==> job 2306 <==
// ALU_TOP
module ALU_TOP #(parameter wid =16,parameter MB=32)   
  (
   input  wire [wid-1:0] A,
   input  wire [wid-1:0] B,
   input  wire [3:0]     alu_fun,
   input  wire           clk,
   input  wire           rest,
   output wire  [wid-1:0]  ari_out,   
   output wire            carry_out,
   output wire            ari_flag,
   output wire  [wid-1:0] log_out,
   output wire            log_flag,
   output wire  [wid-1:0] cmp_out,
   output wire            cmp_flag,
   output wire  [wid-1:0] shift_out,
   output wire            shift_flag
   );
clock: 35.0 ns
lec_check: 0
cap_margin: 0
cell_pad_in_sites_detail_placement: 2
core_aspect_ratio: 1.67
core_margin: 3
core_utilization: 40
cts_cluster_diameter: 330
cts_cluster_size: 58
gpl_routability_driven: 0
gpl_timing_driven: 0
max_routing_layer: met4
place_density_lb_addon: 0.23
slew_margin: 40
tns_end_percent: 45
run.sh (not shown) runs the stock make flow with config.mk's settings and CLKGATE_MAP_FILE=.
==> inputs of job 9195, as changes to job 2306 <==
Settings changed: CAP_MARGIN 0 to 20, CELL_PAD_IN_SITES_DETAIL_PLACEMENT 2 to unset, CORE_ASPECT_RATIO 1.67 to unset, CORE_MARGIN 3 to 2, CORE_UTILIZATION 40 to 61, CTS_CLUSTER_DIAMETER 330 to unset, CTS_CLUSTER_SIZE 58 to unset, GPL_ROUTABILITY_DRIVEN 0 to unset, GPL_TIMING_DRIVEN 0 to unset, MAX_ROUTING_LAYER met4 to unset, PLACE_DENSITY_LB_ADDON 0.23 to unset, SETUP_SLACK_MARGIN set to 5.0, SLEW_MARGIN 40 to 20, TNS_END_PERCENT 45 to 5.
==> results <==
| item | job 9195 | job 2306 |
|---|---|---|
| Post-CTS setup buffer count | 117 | 28 |
| Chip Footprint | 25800 sq um | 39900 sq um |
| Floorplan core area | 24200 sq um | 37000 sq um |
| Post_cts resized | 130 | 117 |
| Cells after DPL | 2310 | 2507 |
| Outcome | complete, no violations | stopped before the end |
| Stage where the flow stopped | - | global routing |
| Yosys reg bits | 50 | 50 |
| Placement Rows | 57 | 91 |
| Quantity of I/O buffers inserted on ports | 92 | 91 |
| Post-DP HPWL | 40.7 mm | 67.8 mm |
| Proportion of synthesized flip-flops having asynchronous set or reset | 1.00 | 1.00 |
| FP Core Util | 0.618 | 0.405 |
| Chip height | 161 um | 256 um |
| Placed Instance Area | 16600 sq um | 16500 sq um |
| Floorplan die width | 161 um | 156 um |
| Pre-CTS setup slack | -0.350 ns | -9.49 ns |

==> v3 <==
==> flow/design.v <==
module ari_unit #(parameter width =16,parameter MSB=32)  
(      input      [width-1:0] A,
       input      [width-1:0] B,
       input                  clk,
       input                  rest,
       input      [1:0]       alu_fun,
       input                  ari_EN,
       output reg [width-1:0] ari_out,  
       output reg             carry_out,
       output reg             ari_flag
       );
       reg  [width-1:0] ari_out_reg;  
 always @(posedge clk or negedge rest)  
       begin 
         if(!rest)
        ari_out <='b0;
      else
          ari_out <=ari_out_reg;
       end  
 always @(*)
      begin 
        carry_out=1'b0;
        ari_flag=1'b0;
        ari_out_reg='b0;
        if(ari_EN)
          begin
          case(alu_fun)    
          2'b00: begin
                 { carry_out,ari_out_reg}=A+B;
                  ari_flag=1'b1;
                  end 
          2'b01:begin
                {carry_out,ari_out_reg}=A-B;                  
                 ari_flag=1'b1;
                end                               
          2'b10:begin
                ari_out_reg=A*B;
                ari_flag=1'b1;
                end                                 
          2'b11:begin
                if(B=='b0)
                  ari_out_reg={width{1'b1}};  
                else
                  ari_out_reg=A/B;
                ari_flag=1'b1;
               end                   
          default: ari_out_reg='b0; 
          endcase
        end  
        else
            begin
            ari_out_reg='b0;
            end   
      end
  endmodule   
module cmp_unit #(parameter width =16)  
(      input      [width-1:0] A,
       input      [width-1:0] B,
       input                  clk,
       input                  rest,
       input      [1:0]       alu_fun,
       input                  cmp_EN,
       output reg [width-1:0] cmp_out,
       output reg             cmp_flag
       );
       reg [width-1:0]  cmp_out_reg; 
 always @(posedge clk or negedge rest)   
       begin 
         if(!rest)
        cmp_out <='b0;
      else
          cmp_out <=cmp_out_reg;
       end  
 always @(*)
      begin 
        cmp_flag=1'b0;
        cmp_out_reg=1'b0;
        if(cmp_EN)
          begin
              case(alu_fun)    
              2'b00: begin
                        cmp_out_reg='b0;
                        cmp_flag=1'b1;
                     end                                       
              2'b01:begin
                     if(A==B)
                       begin
                        cmp_out_reg='b1;
                        cmp_flag=1'b1;
                       end 
                      else
                        begin
                        cmp_out_reg='b0;
                        end
                    end
              2'b10:begin
                     if(A>B)
                       begin
                        cmp_out_reg='b10;
                        cmp_flag=1'b1;
                       end 
                      else
                        begin
                        cmp_out_reg='b0;
                        end
                    end
              2'b11:begin
                     if(A<B)
                       begin
                        cmp_out_reg='b11;
                        cmp_flag=1'b1;
                       end 
                      else
                        begin
                        cmp_out_reg='b0;
                        end
                    end
              default: cmp_out_reg='b0; 
              endcase
       end        
       else
          begin
          cmp_out_reg='b0;
          end 
      end
  endmodule   
module log_unit #(parameter width =16)  
(      input      [width-1:0] A,
       input      [width-1:0] B,
       input                  clk,
       input                  rest,
       input      [1:0]       alu_fun,
       input                  log_EN,
       output reg [width-1:0] log_out,
       output reg             log_flag
       );
       reg  [width-1:0] log_out_reg; 
 always @(posedge clk or negedge rest)   
       begin 
         if(!rest)
        log_out <=1'b0;
      else
          log_out <=log_out_reg;
       end  
 always @(*)
      begin 
        log_flag=1'b0;
        log_out_reg='b0;
        if(log_EN)
        begin  
             case(alu_fun)    
             2'b00: begin                    
                        log_out_reg=A&B;
                        log_flag=1'b1;
                    end                                     
            2'b01:begin     
                        log_out_reg=A|B;
                        log_flag=1'b1;
                   end     
            2'b10:begin                  
                        log_out_reg=~(A&B);
                        log_flag=1'b1;
                  end                    
           2'b11:begin           
                        log_out_reg=~(A|B);
                        log_flag=1'b1;
                 end                  
           default: log_out_reg='b0; 
          endcase  
        end
        else
            begin
            log_out_reg='b0;
            end
      end      
  endmodule   
module shift_unit #(parameter width =16)  
(      input      [width-1:0] A,
       input      [width-1:0] B,
       input                  clk,
       input                  rest,
       input      [1:0]       alu_fun,
       input                  shift_EN,
       output reg [(width*2)-1:0] shift_out,
       output reg             shift_flag
       );
       reg  [(width*2)-1:0]  shift_out_reg; 
 always @(posedge clk or negedge rest)   
       begin 
         if(!rest)
        shift_out <='b0;
      else
          shift_out <=shift_out_reg;
       end  
 always @(*)
      begin 
        shift_flag=1'b0;
        shift_out_reg='b0;
        if(shift_EN)
          begin
          case(alu_fun)    
              2'b00:begin              
                        shift_out_reg=A>>1;
                        shift_flag=1'b1;
                    end                                   
              2'b01:begin
                        shift_out_reg=A<<1;
                        shift_flag=1'b1;
                    end                 
              2'b10:begin
                        shift_out_reg=B>>1;
                        shift_flag=1'b1;
                    end 
              2'b11:begin   
                        shift_out_reg=B<<1;
                        shift_flag=1'b1;
                    end 
             default: shift_out_reg='b0; 
             endcase  
          end
          else
             begin
             shift_out_reg='b0;
             end
      end       
  endmodule   
module dec_unit   
(     
       input           [1:0]     alu_fun,
       output    reg             ari_EN,
       output    reg             log_EN,
       output    reg             cmp_EN,
       output    reg             shift_EN
       );
 always @(*)  
       begin 
       ari_EN=1'b0;
       log_EN=1'b0;
       cmp_EN=1'b0;
       shift_EN=1'b0;
       casex(alu_fun)
         2'b00:ari_EN=1'b1;
         2'b11:shift_EN=1'b1;
         2'b10:cmp_EN=1'b1;
         2'b01:log_EN=1'b1;
         default: begin
                   ari_EN=1'b0;
                   log_EN=1'b0;
                   cmp_EN=1'b0;
                   shift_EN=1'b0;
                  end
       endcase           
       end         
endmodule 
module ALU_TOP #(parameter wid =16,parameter MB=32)   
  (
   input  wire [wid-1:0] A,
   input  wire [wid-1:0] B,
   input  wire [3:0]     alu_fun,
   input  wire           clk,
   input  wire           rest,
   output wire  [wid-1:0]  ari_out,   
   output wire            carry_out,
   output wire            ari_flag,
   output wire  [wid-1:0] log_out,
   output wire            log_flag,
   output wire  [wid-1:0] cmp_out,
   output wire            cmp_flag,
   output wire  [wid-1:0] shift_out,
   output wire            shift_flag
   ); 
  wire  AR_EN,LO_EN,CM_EN,SH_EN; 
  wire [1:0]  ms,ls;
  assign ms=alu_fun[1:0];
  assign ls=alu_fun[3:2];
  ari_unit U_arithmatic (
  .A(A),
  .B(B),
  .clk(clk),
  .rest(rest),
  .alu_fun(ms),
  .ari_EN(AR_EN),
  .ari_out(ari_out),
  .carry_out(carry_out),
  .ari_flag(ari_flag)
  );
  cmp_unit U_compare (
  .A(A),
  .B(B),
  .clk(clk),
  .rest(rest),
  .alu_fun(ms),
  .cmp_EN(CM_EN),
  .cmp_out(cmp_out),
  .cmp_flag(cmp_flag)
  );
  log_unit U_logic (
  .A(A),
  .B(B),
  .clk(clk),
  .rest(rest),
  .alu_fun(ms),
  .log_EN(LO_EN),
  .log_out(log_out),
  .log_flag(log_flag)
  );
  shift_unit U_shift (
  .A(A),
  .B(B),
  .clk(clk),
  .rest(rest),
  .alu_fun(ms),
  .shift_EN(SH_EN),
  .shift_out(shift_out),
  .shift_flag(shift_flag)
  );
  dec_unit U_decoder (
  .alu_fun(ls),
  .cmp_EN(CM_EN),
  .ari_EN(AR_EN),
  .shift_EN(SH_EN),
  .log_EN(LO_EN)
  );
endmodule 
==> flow/run.sh <==
#!/bin/bash
# the make line also repeats each setting of config.mk as NAME=value (left out here)
make -C /OpenROAD-flow-scripts/flow DESIGN_CONFIG=/design/flow/config.mk WORK_HOME=/design/flow/orfs CLKGATE_MAP_FILE= finish
==> flow/config.mk <==
export PLATFORM = sky130hd
export DESIGN_NAME = ALU_TOP
export DESIGN_NICKNAME = ALU_TOP
export VERILOG_FILES = /design/flow/design.v
export SDC_FILE = /design/flow/constraint.sdc
export NUM_CORES = 4
export LEC_CHECK = 0
export ABC_AREA = 1
export CAP_MARGIN = 20
export CORE_ASPECT_RATIO = 0.99
export CORE_MARGIN = 2
export CORE_UTILIZATION = 70
export CTS_CLUSTER_DIAMETER = 196
export CTS_CLUSTER_SIZE = 68
export HOLD_SLACK_MARGIN = 0.06
export MAX_ROUTING_LAYER = met5
export PLACE_DENSITY = 0.62
export SETUP_SLACK_MARGIN = -0.94
export SLEW_MARGIN = 20
export TNS_END_PERCENT = 90
==> flow/constraint.sdc <==
create_clock -name core_clock -period 29.5 [get_ports {clk}]
set_input_delay 5.9000 -clock core_clock [delete_from_list [all_inputs] [get_ports {clk}]]
set_output_delay 5.9000 -clock core_clock [all_outputs]
set_load 0.01 [all_outputs]
==> v20 (differences from v3) <==
CELL_PAD_IN_SITES_GLOBAL_PLACEMENT = 2   (was unset)
CORE_ASPECT_RATIO = 1.12   (was 0.99)
CORE_UTILIZATION = 63   (was 70)
GPL_TIMING_DRIVEN = 0   (was unset)
HOLD_SLACK_MARGIN = unset   (was 0.06)
MAX_ROUTING_LAYER = met4   (was met5)
PLACE_DENSITY = 0.51   (was 0.62)
SETUP_SLACK_MARGIN = -0.4   (was -0.94)
TNS_END_PERCENT = 65   (was 90)
==> v18 (differences from v3) <==
ABC_AREA = unset   (was 1)
CORE_ASPECT_RATIO = unset   (was 0.99)
CORE_UTILIZATION = 40   (was 70)
CTS_CLUSTER_DIAMETER = unset   (was 196)
CTS_CLUSTER_SIZE = unset   (was 68)
HOLD_SLACK_MARGIN = unset   (was 0.06)
MAX_ROUTING_LAYER = unset   (was met5)
PLACE_DENSITY = unset   (was 0.62)
SETUP_SLACK_MARGIN = unset   (was -0.94)
TNS_END_PERCENT = unset   (was 90)
==> flow/constraint.sdc (replaced) <==
create_clock -name core_clock -period 34.2 [get_ports {clk}]
set_input_delay 6.8400 -clock core_clock [delete_from_list [all_inputs] [get_ports {clk}]]
set_output_delay 6.8400 -clock core_clock [all_outputs]
set_load 0.01 [all_outputs]
==> results_slide.txt <==
Key Metrics from the Run

Outcome
  • Outcome: complete, no violations

Final layout
  • Number of fillers in the final layout: 3687
  • Layout Utilization: 46.4%
  • Fin nets: approximately 2400

Job
  • Tool Warnings: 62

Clocking
  • CTS tree: built

Place
  • # placed instances: 2489
  • DP Area: 16700 um^2

Logic synthesis
  • Area leader share: 19.7%
  • Post-synthesis cell type with the largest instance count: ha_1
  • Mux cell area share after synthesis: 4.96%
  • XORs/XNORs by Area: 7.72%

Global routing
  • Met3 Track Usage GR: 3.69%

Drt
  • # diodes: 0
  • Drt drc: 0
  • Routed wl met2: 25900 um

Worst setup path
  • Worst Setup EP: U_arithmatic.ari_out[0]$_DFF_PN0_
# the run above: v18

==> results_slide.txt <==
Key Metrics from the Run

Outcome
  • Failed Checks: negative setup slack
  • Outcome: finished with violations

Drt
  • Routed wl met2: between 20000 and 30000 um

STA
  • Final setup fails: 2
  • Worst Slack Setup Final: -1.70 ns

Job
  • Tool Warnings: 64

Place
  • DP Area: 17100 um^2

Clocking
  • CTS tree: built

Global routing
  • Met3 Track Usage GR: 9.56%

Worst setup path
  • Worst Setup EP: U_arithmatic.ari_out[0]$_DFF_PN0_

Logic synthesis
  • XORs/XNORs by Area: 4.26%
# the run above: v3

==> results_slide.txt <==
Flow Results at a Glance

Logic synthesis
  • Complex-gate fraction of the synthesized area: 14.5%
  • Main synth FF type: dfrtp_1
  • Post-synthesis cell type with the largest instance count: nand2_1
  • Ys Warns: 6
  • XORs/XNORs by Area: between 4 and 5%
  • Yosys cell count: around 2300
  • Syn Inst Count: 2344
  • Yosys stat area: 15400 um^2
  • Area leader share: around a fifth
  • Mux cell area share after synthesis: 0%

Outcome
  • Stage reached: global placement without I/O (3_1_place_gp_skip_io)
  • Outcome: aborted with a tool error
  • Log Error: [ERROR GPL-0301] Utilization 126.083 % exceeds 100%.

Floorplanning
  • Core area: between 20000 and 25000 um^2
# the run above: v20

